Design main, start of the top module:
module main(clk, rst, ena, state_0, cells);
parameter N = 16;  
parameter M = N + 2;  
input wire clk;
input wire rst;
input wire ena;
input wire [N*N-1:0] state_0;
output logic [N*N-1:0] cells;
wire [M*M-1:0] bordered_cells_q;  
wire [M*M-1:0] bordered_cells_d;
logic [M*M-1:0] bordered_cells_0;  
function int cell_index(int i, int j);
  cell_index = M*j + i;
endfunction
generate
  genvar i;
  genvar j;
  for (i = 0; i < M; i = i + 1) begin : cells_x
    for (j = 0; j < M; j = j + 1) begin : cells_y
      if ( (i > 0) && (i < (M-1)) && (j > 0) && (j < (M-1)) ) begin
        assign bordered_cells_0[cell_index(i, j)] = state_0[N*(j-1) + (i-1)];
        conway_cell CELL(
          .clk(clk), .rst(rst), .ena(ena),
          .neighbors({
            bordered_cells_q[cell_index(i-1, j-1)],
            bordered_cells_q[cell_index(i-1, j  )],
            bordered_cells_q[cell_index(i-1, j+1)],
            bordered_cells_q[cell_index(i  , j+1)],
            bordered_cells_q[cell_index(i+1, j+1)],
            bordered_cells_q[cell_index(i+1, j  )],
            bordered_cells_q[cell_index(i+1, j-1)],
            bordered_cells_q[cell_index(i  , j-1)]
          }),
          .state_0(bordered_cells_0[cell_index(i, j)]),
          .state_d(bordered_cells_d[cell_index(i, j)]),
          .state_q(bordered_cells_q[cell_index(i, j)])
        );
      end else begin  
        assign bordered_cells_0[cell_index(i,j)] = 1'b0;
        assign bordered_cells_q[cell_index(i,j)] = bordered_cells_0[cell_index(i,j)];
        assign bordered_cells_d[cell_index(i,j)] = 0;
      end
    end
  end
  for (i = 0; i < N; i = i + 1) begin : unborder
    always_comb begin
  ...
Settings: LEC_CHECK=0, CAP_MARGIN=0, CORE_MARGIN=2, CORE_UTILIZATION=72, CTS_CLUSTER_DIAMETER=68, CTS_CLUSTER_SIZE=34, MIN_ROUTING_LAYER=met1, SETUP_SLACK_MARGIN=-0.2, SLEW_MARGIN=20; clock period 3.24 ns.
run.sh (not shown) runs the stock make flow with config.mk's settings and CLKGATE_MAP_FILE=.
The starting point reached the layout checks and failed them: negative setup slack.
Edit:
--- a/flow/config.mk
+++ b/flow/config.mk
@@ -7,9 +7,9 @@
 export LEC_CHECK = 0
-export CAP_MARGIN = 0
+export CAP_MARGIN = 30
 export CORE_MARGIN = 2
-export CORE_UTILIZATION = 72
+export CORE_UTILIZATION = 64
 export CTS_CLUSTER_DIAMETER = 68
 export CTS_CLUSTER_SIZE = 34
+export MAX_ROUTING_LAYER = met4
 export MIN_ROUTING_LAYER = met1
-export SETUP_SLACK_MARGIN = -0.2
 export SLEW_MARGIN = 20
==> flow/constraint.sdc (replaced) <==
create_clock -name core_clock -period 2.23 [get_ports {clk}]
set_input_delay 0.4460 -clock core_clock [delete_from_list [all_inputs] [get_ports {clk}]]
set_output_delay 0.4460 -clock core_clock [all_outputs]
set_load 0.01 [all_outputs]
Outcome: The new run reached the layout checks and failed them: negative setup slack. Final area increases by 9.5%. Hold slack gets worse by 0.18 ns. Synthesized cell count does not change. Global-route usage came out lower by 5.2 points. First-iteration DRC count decreases by 37%. Core utilization drops by 2.6 points. Worst setup slack loses 0.90 ns. Maximum frequency goes up by 3.2%.
Edit:
==> flow/config.mk (replaced) <==
export PLATFORM = sky130hd
export DESIGN_NAME = main
export DESIGN_NICKNAME = main
export VERILOG_FILES = /design/flow/design.v
export SDC_FILE = /design/flow/constraint.sdc
export NUM_CORES = 4
export LEC_CHECK = 0
export CAP_MARGIN = 20
export CORE_MARGIN = 2
export CORE_UTILIZATION = 45
export PLACE_DENSITY = 0.6
export SLEW_MARGIN = 20
==> flow/constraint.sdc (replaced) <==
create_clock -name core_clock -period 3.66 [get_ports {clk}]
set_input_delay 0.7320 -clock core_clock [delete_from_list [all_inputs] [get_ports {clk}]]
set_output_delay 0.7320 -clock core_clock [all_outputs]
set_load 0.01 [all_outputs]
=> The changed run produced a clean layout; core utilization falls by 35 points; clock skew is about the same; count of clock-buffer cells in the layout falls by 2.
Edit:
--- a/flow/config.mk
+++ b/flow/config.mk
@@ -9,4 +9,5 @@
 export CORE_MARGIN = 2
-export CORE_UTILIZATION = 45
+export CORE_UTILIZATION = 63
+export MAX_ROUTING_LAYER = met4
 export PLACE_DENSITY = 0.6
-export SLEW_MARGIN = 20
+export SLEW_MARGIN = 35
==> flow/constraint.sdc (replaced) <==
create_clock -name core_clock -period 3.1 [get_ports {clk}]
set_input_delay 0.6200 -clock core_clock [delete_from_list [all_inputs] [get_ports {clk}]]
set_output_delay 0.6200 -clock core_clock [all_outputs]
set_load 0.01 [all_outputs]
The new run completed, yet does not pass: negative setup slack.
Synthesized area is unchanged.
Wire length goes up by 11%.
Global-route usage goes up by 11 points.
Core utilization goes up by 34 points.
Setup slack degrades by 0.48 ns.
Hold slack degrades by 0.038 ns.
Non-clock buffer count goes up by 642.

* * *

## job 8436
Starting RTL as in the previous note.
// main
module main(clk, rst, ena, state_0, cells);
parameter N = 16;  
parameter M = N + 2;  
input wire clk;
input wire rst;
input wire ena;
input wire [N*N-1:0] state_0;
output logic [N*N-1:0] cells;
wire [M*M-1:0] bordered_cells_q;  
wire [M*M-1:0] bordered_cells_d;
logic [M*M-1:0] bordered_cells_0;  
function int cell_index(int i, int j);
  cell_index = M*j + i;
endfunction
generate
  genvar i;
  genvar j;
  for (i = 0; i < M; i = i + 1) begin : cells_x
    for (j = 0; j < M; j = j + 1) begin : cells_y
      if ( (i > 0) && (i < (M-1)) && (j > 0) && (j < (M-1)) ) begin
        assign bordered_cells_0[cell_index(i, j)] = state_0[N*(j-1) + (i-1)];
        conway_cell CELL(
          .clk(clk), .rst(rst), .ena(ena),
          .neighbors({
            bordered_cells_q[cell_index(i-1, j-1)],
            bordered_cells_q[cell_index(i-1, j  )],
            bordered_cells_q[cell_index(i-1, j+1)],
            bordered_cells_q[cell_index(i  , j+1)],
            bordered_cells_q[cell_index(i+1, j+1)],
            bordered_cells_q[cell_index(i+1, j  )],
            bordered_cells_q[cell_index(i+1, j-1)],
            bordered_cells_q[cell_index(i  , j-1)]
          }),
          .state_0(bordered_cells_0[cell_index(i, j)]),
          .state_d(bordered_cells_d[cell_index(i, j)]),
          .state_q(bordered_cells_q[cell_index(i, j)])
        );
      end else begin  
        assign bordered_cells_0[cell_index(i,j)] = 1'b0;
  ...
Settings: LEC_CHECK=0, CAP_MARGIN=20, CORE_MARGIN=2, CORE_UTILIZATION=68, CTS_CLUSTER_SIZE=37, MAX_ROUTING_LAYER=met4, PLACE_DENSITY=0.6, SETUP_SLACK_MARGIN=-0.2, SLEW_MARGIN=25; clock period 2.97 ns.
Status(job 8436) = ERROR, stage = 5_1_grt
> inputs changed (job 8436 -> job 3989)
Settings: a deleted PLACE_DENSITY that had been 0.6; a change of SETUP_SLACK_MARGIN from -0.2 to -0.21; a change of SLEW_MARGIN from 25 to 20; a change of CORE_UTILIZATION from 68 to 70; a change of the clock period (ns, I/O delays scaled along) from 2.97 to 3.29.
==> comparison <==
In job 3989, post-placement worst setup slack is higher than in job 8436. From job 3989 to job 8436, number of H-tree levels did not move at all. Job 3989 finished all stages; layout check result: FAIL, due to setup timing. The run showing the greater post-detailed-placement half-perimeter wirelength is job 3989. Comparing job 3989 against job 8436, there is no change at all in async set-reset flop share out of synthesis.
> inputs changed (job 3989 -> job 3672)
Settings: setting PLACE_DENSITY_LB_ADDON to 0.0 for the first time; changing CORE_UTILIZATION from 70 to 72; changing SETUP_SLACK_MARGIN from -0.21 to 0.35; removing MAX_ROUTING_LAYER (formerly met4); removing CTS_CLUSTER_SIZE (formerly 37); changing the clock period (ns, I/O delays scaled along) from 3.29 to 3.96.
### Flow results
- Job 3672 was carried through to the last stage, and its layout satisfied the timing, DRC and antenna checks.
- The well tap count reported for job 3672 is smaller than that of job 3989 by 9.
- In job 3672 relative to job 3989, final design area excluding fillers had gone down by a few percent.
- Smallest setup slack after layout ended up 540 ps higher on job 3672 than on job 3989.
> inputs changed (job 3672 -> job 364)
Settings: SETUP_SLACK_MARGIN changed from 0.35 to 1.1; CTS_CLUSTER_SIZE newly set to 95; PLACE_DENSITY newly set to 0.43; PLACE_DENSITY_LB_ADDON removed (was 0.0).
Findings:
Job 364 did not make it past 5_1_grt, where a tool error ended it. Area figure in the yosys stat output delta (job 3672 -> job 364): insignificant. Reported for job 364 and job 3672, cell count after synthesis turned out identical to the last digit. The total half-perimeter wirelength after legalization and detailed placement on job 364 is in line with that on job 3672. Between job 3672 and job 364, weighted congestion at the end of routability-driven global placement decreased. Going from job 3672 to job 364, total instance count after detailed placement shrinks by 36.
